Design CONV, start of the top module:
module CONV(
	input			clk,               
	input			reset,             
	output reg		busy,	            
	input			ready,	            
	output reg[11:0]	iaddr,            
	input signed[19:0]	idata,            
	output reg 	     cwr,              
	output reg[11:0] 	caddr_wr,         
	output reg[19:0] 	cdata_wr,         
	output reg	 crd,               
	output reg[11:0]	caddr_rd,         
	input	[19:0]		cdata_rd,         
	output reg[2:0] 	csel              
);
parameter signed bias = 40'h0013100000;    
parameter signed K0_0 = 20'h0A89E;         
parameter signed K0_1 = 20'h092D5;         
parameter signed K0_2 = 20'h06D43;         
parameter signed K0_3 = 20'h01004;         
parameter signed K0_4 = 20'hF8F71;         
parameter signed K0_5 = 20'hF6E54;         
parameter signed K0_6 = 20'hFA6D7;         
parameter signed K0_7 = 20'hFC834;         
parameter signed K0_8 = 20'hFAC19;         
parameter IDLE       = 3'd0;    
parameter READ_CONV  = 3'd1;    
parameter WRITE_L0   = 3'd2;    
parameter DELAY1     = 3'd3;    
parameter READ_L0    = 3'd4;    
parameter WRITE_L1   = 3'd5;    
parameter DELAY2     = 3'd6;    
parameter FINISH     = 3'd7;    
  ...
make LEC_CHECK=0 CAP_MARGIN=20 CORE_MARGIN=2 CORE_UTILIZATION=70 CTS_CLUSTER_SIZE=37 HOLD_SLACK_MARGIN=-0.08 SETUP_SLACK_MARGIN=1.97 SLEW_MARGIN=20 finish   # period 6.62 ns
run.sh (not shown) runs the stock make flow with config.mk's settings and CLKGATE_MAP_FILE=.
The starting point produced a layout that fails on setup timing.
Change:
ABC_AREA = 1   (was not set)
CTS_CLUSTER_SIZE = 72   (was 37)
SETUP_SLACK_MARGIN = not set   (was 1.97)
What happened:
- Now the flow died in global routing (GRT-0232)
- synthesized area increases by 4.3%
- die size goes up by 4.2%
- synthesized cell count increases by 22%
Change:
ABC_AREA = not set   (was 1)
CORE_UTILIZATION = 68   (was 70)
CTS_CLUSTER_SIZE = not set   (was 72)
=> With this change the flow finished with setup timing left. Die size decreases by 1.3%. Synthesized area is lower by 4.1%. Synthesized cell count decreases by 18%.
Change:
CORE_UTILIZATION = 52   (was 68)
HOLD_SLACK_MARGIN = not set   (was -0.08)
clock period = 6.44 ns   (was 6.62 ns; I/O delays follow)
The changed run completed, yet does not pass: setup timing.
First-iteration DRC count came out lower by 38%.
Clock power came out higher by about 5%.
Maximum frequency came out higher by 1.6%.
Hold slack is worse by 0.024 ns.
Via count came out lower by 7.3%.
Worst setup slack is worse by 0.057 ns.
Change:
CORE_UTILIZATION = 40   (was 52)
clock period = 7.83 ns   (was 6.44 ns; I/O delays follow)
- Now the flow finished clean
- first-iteration DRC count decreases by 2.3%
- synthesized cell count stays the same
- worst hold slack is better by 0.021 ns
- sequential share of layout area climbs by 0.84 points
- non-clock buffer count goes down by 174
- worst setup slack is better by 1.3 ns

* * *

Setup of build 78:
The RTL this note starts from:
==> flow/design.v <==
module CONV(
	input			clk,               
	input			reset,             
	output reg		busy,	            
	input			ready,	            
	output reg[11:0]	iaddr,            
	input signed[19:0]	idata,            
	output reg 	     cwr,              
	output reg[11:0] 	caddr_wr,         
	output reg[19:0] 	cdata_wr,         
	output reg	 crd,               
	output reg[11:0]	caddr_rd,         
	input	[19:0]		cdata_rd,         
	output reg[2:0] 	csel              
);
parameter signed bias = 40'h0013100000;    
parameter signed K0_0 = 20'h0A89E;         
parameter signed K0_1 = 20'h092D5;         
parameter signed K0_2 = 20'h06D43;         
parameter signed K0_3 = 20'h01004;         
parameter signed K0_4 = 20'hF8F71;         
parameter signed K0_5 = 20'hF6E54;         
parameter signed K0_6 = 20'hFA6D7;         
parameter signed K0_7 = 20'hFC834;         
parameter signed K0_8 = 20'hFAC19;         
parameter IDLE       = 3'd0;    
parameter READ_CONV  = 3'd1;    
parameter WRITE_L0   = 3'd2;    
parameter DELAY1     = 3'd3;    
parameter READ_L0    = 3'd4;    
parameter WRITE_L1   = 3'd5;    
parameter DELAY2     = 3'd6;    
parameter FINISH     = 3'd7;    
reg [5:0] x, y, L1_x, L1_y;             
reg [3:0] counter_kdata, counter_kaddr;   
reg [2:0] counter_layer1;	            
reg [2:0] current_state, next_state;    
reg signed [19:0] Kernel;               
reg signed [39:0] conv_sum;             
reg signed [19:0] idata_tmp;            
wire signed [39:0] data_conv;
wire signed [19:0] conv_result;
assign data_conv = Kernel * idata_tmp;              
assign conv_result[19:0] = conv_sum[35:16] + conv_sum[15];   
always@(*) begin
	case(counter_kdata)
		4'd1: Kernel = K0_0;
		4'd2: Kernel = K0_1;
		4'd3: Kernel = K0_2;
		4'd4: Kernel = K0_3;
		4'd5: Kernel = K0_4;
		4'd6: Kernel = K0_5;
		4'd7: Kernel = K0_6;
		4'd8: Kernel = K0_7;
		4'd9: Kernel = K0_8;
		default: Kernel = 0;
	endcase
end
always@(posedge clk or posedge reset) begin
	if(reset) 
		current_state <= IDLE;
	else 
		current_state <= next_state;
end
always @(*) begin
	case (current_state)
		IDLE:       next_state = (ready) ? READ_CONV : IDLE;
		READ_CONV:  next_state = (counter_kdata == 4'd10) ? WRITE_L0 : READ_CONV;  
		WRITE_L0:   next_state = DELAY1;
		DELAY1:     next_state = (x == 6'd0 && y == 6'd0) ? READ_L0 : READ_CONV;
		READ_L0:    next_state = (counter_layer1 == 3'd4) ? WRITE_L1 : READ_L0;
		WRITE_L1:   next_state = DELAY2;
		DELAY2:     next_state = (L1_x == 6'd0 && L1_y == 6'd0) ? FINISH : READ_L0;
		FINISH:     next_state = FINISH;
		default:    next_state = IDLE;
	endcase
end
always@(posedge clk or posedge reset) begin
	if(reset) begin 
		iaddr <= 12'd0;
	end else if(current_state == READ_CONV) begin 
		case(counter_kaddr)
			4'd0: iaddr <= (y-1)*64 + x-1;
			4'd1: iaddr <= (y-1)*64 + x;
			4'd2: iaddr <= (y-1)*64 + x+1;
			4'd3: iaddr <= y*64 + x-1;
			4'd4: iaddr <= y*64 + x;		 
			4'd5: iaddr <= y*64 + x+1;		
			4'd6: iaddr <= (y+1)*64 + x-1;
			4'd7: iaddr <= (y+1)*64 + x;
			4'd8: iaddr <= (y+1)*64 + x+1;
			default: iaddr <= iaddr;
		endcase
	end
end
always@(posedge clk or posedge reset) begin
	if(reset) 
		counter_kaddr <= 4'd0;
	else if(current_state == READ_CONV) 
		counter_kaddr <= counter_kaddr + 4'd1;
	else 
		counter_kaddr <= counter_kaddr;
end
always@(posedge clk or posedge reset) begin
	if(reset) 
		idata_tmp <= 0;
	else if(current_state == READ_CONV) begin
		case(counter_kdata)
			4'd0: idata_tmp <= (x == 0 || y == 0) ? 20'd0 : idata;
			4'd1: idata_tmp <= (y == 0) ? 20'd0 : idata;
			4'd2: idata_tmp <= (x == 63 || y == 0) ? 20'd0 : idata;
			4'd3: idata_tmp <= (x == 0) ? 20'd0 : idata;
			4'd4: idata_tmp <= idata;
			4'd5: idata_tmp <= (x == 63) ? 20'd0 : idata;
			4'd6: idata_tmp <= (x == 0 || y == 63) ? 20'd0 : idata;
			4'd7: idata_tmp <= (y == 63) ? 20'd0 : idata;
			4'd8: idata_tmp <= (x == 63 || y == 63) ? 20'd0 : idata;
			default: idata_tmp <= idata_tmp;
		endcase
	end 
end
always@(posedge clk or posedge reset) begin
	if(reset) 
		conv_sum <= 40'd0;
	else if(current_state == READ_CONV) begin
		if(counter_kdata == 0) 
			conv_sum <= 40'd0;
		else if(counter_kdata == 10)     
			conv_sum <= conv_sum + bias;
		else  
			conv_sum <= conv_sum + data_conv;  
	end
end
always@(posedge clk or posedge reset) begin
	if(reset) 
		busy <= 0;
	else if(ready) 
		busy <= 1; 
	else if(current_state == FINISH) 
		busy <= 0;
end
always@(posedge clk or posedge reset) begin
	if(reset) 
		cwr <= 1'd0;
	else if(current_state == WRITE_L0 || current_state == WRITE_L1)
		cwr <= 1'd1;
	else 
		cwr <= 1'd0;
end
always@(posedge clk or posedge reset) begin
	if(reset) 
		crd <= 1'd0;
	else if(current_state == READ_L0) 
		crd <= 1'd1;
	else 
		crd <= 1'd0;
end
always@(posedge clk or posedge reset) begin
	if(reset) 
		csel <= 3'b000;
	else if(current_state == WRITE_L0) 
		csel <= 3'b001;
	else if(current_state == WRITE_L1) 
		csel <= 3'b011;
	else if(current_state == READ_L0) 
		csel <= 3'b001;
	else 
		csel <= csel;
end
always@(posedge clk or posedge reset) begin
	if(reset) 
		caddr_rd <= 12'd0;
	else if(current_state == READ_L0) begin
		case(counter_layer1)
			3'd0: caddr_rd <= L1_y*64 + L1_x;
			3'd1: caddr_rd <= L1_y*64 + L1_x+1;
			3'd2: caddr_rd <= (L1_y+1)*64 + L1_x;
			3'd3: caddr_rd <= (L1_y+1)*64 + L1_x+1;
		endcase 
	end
end
always@(posedge clk or posedge reset) begin
	if(reset) 
		caddr_wr <= 0;
	else if(current_state == WRITE_L0)  
		caddr_wr <= y * 64 + x; 
	else if(current_state == WRITE_L1)  
		caddr_wr <= (L1_y/2) * 32 + (L1_x/2);  
end
reg signed [19:0] current_max;
always@(posedge clk or posedge reset) begin
	if(reset) begin
		cdata_wr <= 20'd0;
		current_max <= 20'd0; 
	end else begin
		case(current_state)
			WRITE_L0:  
				cdata_wr <= (conv_sum[39]) ? 20'd0 : conv_result;
			READ_L0: begin				
				if(counter_layer1 == 3'd1) begin	 
					current_max <= cdata_rd; 		 
				end else begin
					current_max <= (cdata_rd > current_max) ? cdata_rd : current_max;
				end
			end
			WRITE_L1: begin
				cdata_wr <= current_max;
				current_max <= 20'h00000;  
			end
			default: begin
			end
		endcase
	end
end
always@(posedge clk or posedge reset) begin
	if(reset) begin
		x <= 6'd0; 
		y <= 6'd0;
	end else if(current_state == WRITE_L0) begin
		if(x == 6'd63) begin  
			x <= 6'd0;
			y <= y + 6'd1;
		end else begin
			x <= x + 6'd1;
		end
	end
end
always@(posedge clk or posedge reset) begin
	if(reset) begin
		L1_x <= 6'd0; 
		L1_y <= 6'd0;
	end else if(current_state == WRITE_L1) begin
		if(L1_x == 6'd62) begin
			L1_x <= 0;
			L1_y <= L1_y + 2;
		end else begin
			L1_x <= L1_x + 2;
		end
	end
end
always@(posedge clk or posedge reset) begin
	if(reset) 
		counter_kdata <= 4'd0;
	else 
		counter_kdata <= counter_kaddr;
end
always@(posedge clk or posedge reset) begin
	if(reset) 
		counter_layer1 <= 0;
	else if(current_state == READ_L0) 
		counter_layer1 <= counter_layer1 + 3'd1;
	else 
		counter_layer1 <= 0;
end
endmodule
clock: 5.45 ns
lec_check: 0
cap_margin: 20
core_margin: 2
core_utilization: 72
cts_cluster_size: 33
place_density_lb_addon: 0.08
slew_margin: 20
The flow ended early for build 78: it failed with a tool error in global routing.
For build 60, these inputs were changed with respect to build 78:
Settings: swapping 33 for 100 in CTS_CLUSTER_SIZE; clearing PLACE_DENSITY_LB_ADDON, which used to be 0.08; swapping 72 for 70 in CORE_UTILIZATION; swapping 5.45 for 7.67 in the clock period (ns, I/O delays scaled along).
Notes after the runs:
Going from build 78 to build 60, starting utilization of the core area now smaller, number of buffers added for setup after CTS now smaller, die area now larger, average instance area after synthesis comparable, vertical die size now larger. Build 60 vs build 78 on post-DP HPWL: build 60 is the lower one. Core area on build 60 is up relative to build 78. STATUS run=build 60 STAGES=ALL_DONE FINAL_CHECKS=FAILED CAUSE=setup timing. Build 60 ends up with a horizontal extent of the die that is 2.7 um higher than in build 78. Going from build 78 to build 60, number of placement rows grew slightly. Re I/O pin total: no difference whatsoever between build 60 and build 78.
Power figures rest on the tool's default switching activity, not on a simulated workload.
